## CPU
module CPU(result,pc_value,r0_value,rf_we,instr,rst, clk);
input clk;
input rst;
input [15:0] instr;
output [15:0] result;
output [15:0] pc_value;
output [15:0] r0_value;
output rf_we;
wire [15:0] r0;
wire [15:0]out_ireg;
wire [3:0]out_idec_to_addrRdest;
wire [3:0]out_idec_to_addrRsrc;
wire [2:0]out_idec_to_alu_select;
wire [3:0]out_immHigh_idec;
wire out_wr_en_idec;
wire out_arith_mux_select0_idec;
wire out_arith_mux_select1_idec;
wire [15:0]out_arith_mux_to_alu_input;
wire [15:0] out_rfRsrc_to_arith_mux;
wire [15:0] out_imm_sign_extended_to_arith_mux;
wire [15:0] out_imm_zero_extended_to_arith_mux;
wire [15:0]out_rfRdest_to_alu;
wire [15:0] out_alu_to_mux;
wire C,V,N,Z;
wire [15:0] out_muxload;
wire select_mux_load;
wire select_mux_mov;
wire [15:0] out_left_shifted_to_muxload_in;
wire [15:0] out_ram_to_muxload_in;
wire ram_en;
wire [15:0]out_pc;
assign pc_value = out_pc;
assign r0_value = r0;
assign rf_we = out_wr_en_idec;
wire [2:0]select_mux_which_load;
wire [15:0] out_mov_mux;
wire [15:0] out_mux_to_rf;
assign result = out_mux_to_rf;
wire [15:0] out_shifter_to_select_mux_which_load;
wire [15:0] out_mux_to_shifter_in;
wire select_which_to_shift;
wire branch;
wire jump;
wire [15:0] bj_value;
wire select_br_or_jump;
wire [15:0] out_psr;
wire [15:0]input_psr;
assign input_psr[0] = C;
assign input_psr[1] = V;
assign input_psr[2] = N;
assign input_psr[3] = Z;
assign input_psr[15:4] = 12'b0;
inde dec(ram_en, select_br_or_jump, branch, jump, select_which_to_shift, select_mux_mov, select_mux_load,select_mux_which_load,out_immHigh_idec,out_idec_to_addrRdest, out_idec_to_addrRsrc, out_idec_to_alu_select, out_wr_en_idec,out_arith_mux_select1_idec, out_arith_mux_select0_idec, out_ireg, out_psr[3:0]);
  ...
Settings: LEC_CHECK=0, CAP_MARGIN=20, CORE_ASPECT_RATIO=1.63, CORE_MARGIN=7, CORE_UTILIZATION=38, MIN_ROUTING_LAYER=met2, SETUP_SLACK_MARGIN=0.03, SLEW_MARGIN=20; clock period 6.32 ns.
run.sh (not shown) runs the stock make flow with config.mk's settings and CLKGATE_MAP_FILE=.
The first run completed and failed the layout checks on setup timing.
Next try:
--- a/flow/config.mk
+++ b/flow/config.mk
@@ -6,9 +6,15 @@
 export NUM_CORES = 4
 export LEC_CHECK = 0
+export ABC_AREA = 0
 export CAP_MARGIN = 20
-export CORE_ASPECT_RATIO = 1.63
-export CORE_MARGIN = 7
+export CELL_PAD_IN_SITES_DETAIL_PLACEMENT = 1
+export CORE_ASPECT_RATIO = 1.07
+export CORE_MARGIN = 10
 export CORE_UTILIZATION = 38
+export CTS_CLUSTER_DIAMETER = 265
+export CTS_CLUSTER_SIZE = 36
+export GPL_TIMING_DRIVEN = 0
 export MIN_ROUTING_LAYER = met2
+export PLACE_DENSITY_LB_ADDON = 0.07
 export SETUP_SLACK_MARGIN = 0.03
-export SLEW_MARGIN = 20
+export SLEW_MARGIN = 0
Effect:
- With this change the flow failed in global routing with GRT-0232
- die size climbs by a few percent
- area after synthesis does not change
- synthesized cell count is unchanged
Next try:
==> flow/config.mk (replaced) <==
export PLATFORM = sky130hd
export DESIGN_NAME = CPU
export DESIGN_NICKNAME = CPU
export VERILOG_FILES = /design/flow/design.v
export SDC_FILE = /design/flow/constraint.sdc
export NUM_CORES = 4
export LEC_CHECK = 0
export ABC_AREA = 0
export CAP_MARGIN = 5
export CELL_PAD_IN_SITES_DETAIL_PLACEMENT = 0
export CELL_PAD_IN_SITES_GLOBAL_PLACEMENT = 3
export CORE_ASPECT_RATIO = 0.5
export CORE_MARGIN = 7
export CORE_UTILIZATION = 23
export CTS_CLUSTER_DIAMETER = 58
export CTS_CLUSTER_SIZE = 23
export GPL_ROUTABILITY_DRIVEN = 1
export GPL_TIMING_DRIVEN = 0
export HOLD_SLACK_MARGIN = 0.01
export MAX_ROUTING_LAYER = met4
export PLACE_DENSITY = 0.86
export SLEW_MARGIN = 40
export TNS_END_PERCENT = 80
==> flow/constraint.sdc (replaced) <==
create_clock -name core_clock -period 5.57 [get_ports {clk}]
set_input_delay 1.1140 -clock core_clock [delete_from_list [all_inputs] [get_ports {clk}]]
set_output_delay 1.1140 -clock core_clock [all_outputs]
set_load 0.01 [all_outputs]
Now the flow reached the layout checks and failed them: setup timing.
Die area climbs by 56%.
Synthesized cell count does not change.
Synthesized area does not change.
Next try:
==> flow/config.mk (replaced) <==
export PLATFORM = sky130hd
export DESIGN_NAME = CPU
export DESIGN_NICKNAME = CPU
export VERILOG_FILES = /design/flow/design.v
export SDC_FILE = /design/flow/constraint.sdc
export NUM_CORES = 4
export LEC_CHECK = 0
export CAP_MARGIN = 30
export CELL_PAD_IN_SITES_DETAIL_PLACEMENT = 1
export CORE_ASPECT_RATIO = 1.56
export CORE_MARGIN = 2
export CORE_UTILIZATION = 49
export MIN_ROUTING_LAYER = met1
export PLACE_DENSITY = 0.54
export SETUP_SLACK_MARGIN = 1.96
export SLEW_MARGIN = 20
export TNS_END_PERCENT = 25
==> flow/constraint.sdc (replaced) <==
create_clock -name core_clock -period 6.84 [get_ports {clk}]
set_input_delay 1.3680 -clock core_clock [delete_from_list [all_inputs] [get_ports {clk}]]
set_output_delay 1.3680 -clock core_clock [all_outputs]
set_load 0.01 [all_outputs]
The new run completed, yet does not pass: setup timing. Non-clock buffer count goes up by 6. Total power goes down by 17%. Worst setup slack improved by 1.2 ns. Register-to-register slack improved by 0.82 ns.

========
== the baseline ==
Starting RTL as in the previous note.
==> flow/config.mk <==
export PLATFORM = sky130hd
export DESIGN_NAME = CPU
export DESIGN_NICKNAME = CPU
export VERILOG_FILES = /design/flow/design.v
export SDC_FILE = /design/flow/constraint.sdc
export NUM_CORES = 4
export LEC_CHECK = 0
export ABC_AREA = 0
export CAP_MARGIN = 5
export CELL_PAD_IN_SITES_DETAIL_PLACEMENT = 0
export CELL_PAD_IN_SITES_GLOBAL_PLACEMENT = 0
export CORE_ASPECT_RATIO = 1.19
export CORE_MARGIN = 2
export CORE_UTILIZATION = 65
export CTS_CLUSTER_DIAMETER = 91
export GPL_ROUTABILITY_DRIVEN = 1
export HOLD_SLACK_MARGIN = 0.01
export MAX_ROUTING_LAYER = met4
export PLACE_DENSITY_LB_ADDON = 0.23
export SETUP_SLACK_MARGIN = 1.52
export SLEW_MARGIN = 40
export TNS_END_PERCENT = 35
==> flow/constraint.sdc <==
create_clock -name core_clock -period 7.97 [get_ports {clk}]
set_input_delay 1.5940 -clock core_clock [delete_from_list [all_inputs] [get_ports {clk}]]
set_output_delay 1.5940 -clock core_clock [all_outputs]
set_load 0.01 [all_outputs]
FAIL the baseline @ global routing: tool exited with error
### the baseline -> the candidate
Settings: a change of TNS_END_PERCENT from 35 to 80; a deleted PLACE_DENSITY_LB_ADDON that had been 0.23; a change of CORE_MARGIN from 2 to 7; a deleted MAX_ROUTING_LAYER that had been met4; a change of CELL_PAD_IN_SITES_DETAIL_PLACEMENT from 0 to 2; a change of CELL_PAD_IN_SITES_GLOBAL_PLACEMENT from 0 to 2; a change of SETUP_SLACK_MARGIN from 1.52 to -0.94; a change of CORE_ASPECT_RATIO from 1.19 to 0.5; a change of CORE_UTILIZATION from 65 to 23; an added PLACE_DENSITY of 0.86; an added GPL_TIMING_DRIVEN of 0; a change of the clock period (ns, I/O delays scaled along) from 7.97 to 15.2.
==> comparison <==
- The candidate did not stop at any stage, and its layout met the timing, design-rule and antenna checks.
- The candidate vs. the baseline: area of the chip increased 190%; post-CTS setup buffer count fell 71; floorplan utilization went down 42 points.

========
run A:
CPU again, from the RTL that the note above started with.
Settings: LEC_CHECK=0, ABC_AREA=0, CAP_MARGIN=5, CELL_PAD_IN_SITES_DETAIL_PLACEMENT=0, CELL_PAD_IN_SITES_GLOBAL_PLACEMENT=0, CORE_ASPECT_RATIO=1.19, CORE_MARGIN=2, CORE_UTILIZATION=56, CTS_CLUSTER_DIAMETER=91, GPL_ROUTABILITY_DRIVEN=1, HOLD_SLACK_MARGIN=0.01, PLACE_DENSITY_LB_ADDON=0.23, SETUP_SLACK_MARGIN=1.52, SLEW_MARGIN=40, TNS_END_PERCENT=35; clock period 5.22 ns.
Run A -> stages 100% | layout checks FAIL | setup timing
> inputs changed (run A -> run B)
- CTS_CLUSTER_DIAMETER changed from 91 to 378
- CORE_UTILIZATION changed from 56 to 61
- PLACE_DENSITY_LB_ADDON changed from 0.23 to 0.01
- CTS_CLUSTER_SIZE newly set to 48
- MAX_ROUTING_LAYER newly set to met4
## What came out
Run B | ERROR | 5_1_grt. The die of run B is smaller than the one used in run A. Diff run A -> run B: cell resize tally after clock tree synthesis decreased by 23% relative to the old numbers, routability congestion estimate from global placement increased by 0.031 relative to the old numbers. Compared with run A, run B shows placement-stage cell area that has gone down slightly. Between run A and run B, the estimated wirelength of the detail-placed design is higher for run A. From run B to run A, number of distinct library cells after synthesis did not move at all.
## Diff of input files: run C against run B
- a deleted PLACE_DENSITY_LB_ADDON that had been 0.01
- a change of SLEW_MARGIN from 40 to 20
- a deleted CELL_PAD_IN_SITES_DETAIL_PLACEMENT that had been 0
- a deleted CTS_CLUSTER_SIZE that had been 48
- an added PLACE_DENSITY of 0.6
- a deleted MAX_ROUTING_LAYER that had been met4
- a deleted SETUP_SLACK_MARGIN that had been 1.52
- a deleted GPL_ROUTABILITY_DRIVEN that had been 1
- a deleted CORE_ASPECT_RATIO that had been 1.19
- a deleted ABC_AREA that had been 0
- a change of CORE_UTILIZATION from 61 to 9
- a deleted CELL_PAD_IN_SITES_GLOBAL_PLACEMENT that had been 0
- a deleted CTS_CLUSTER_DIAMETER that had been 378
- a change of CAP_MARGIN from 5 to 20
- a deleted TNS_END_PERCENT that had been 35
- a deleted HOLD_SLACK_MARGIN that had been 0.01
- a change of the clock period (ns, I/O delays scaled along) from 5.22 to 12.7
- Relative to run B, the chip height of run C is higher by 340 microns.
- Going from run B to run C, die area grows by about 560%.
- Placed standard-cell area ended up about 2.6% higher on run C than on run B.
- Run C reports a lower initial core utilization than run B does.
- Run status, run B: aborted in 5_1_grt, error GRT-0116
- Per the final summary, run C finished and its layout is clean on timing, DRC and antenna.
- Number of clock buffers inserted by TritonCTS in run C is 44 above run B.
Power figures rest on the tool's default switching activity, not on a simulated workload.
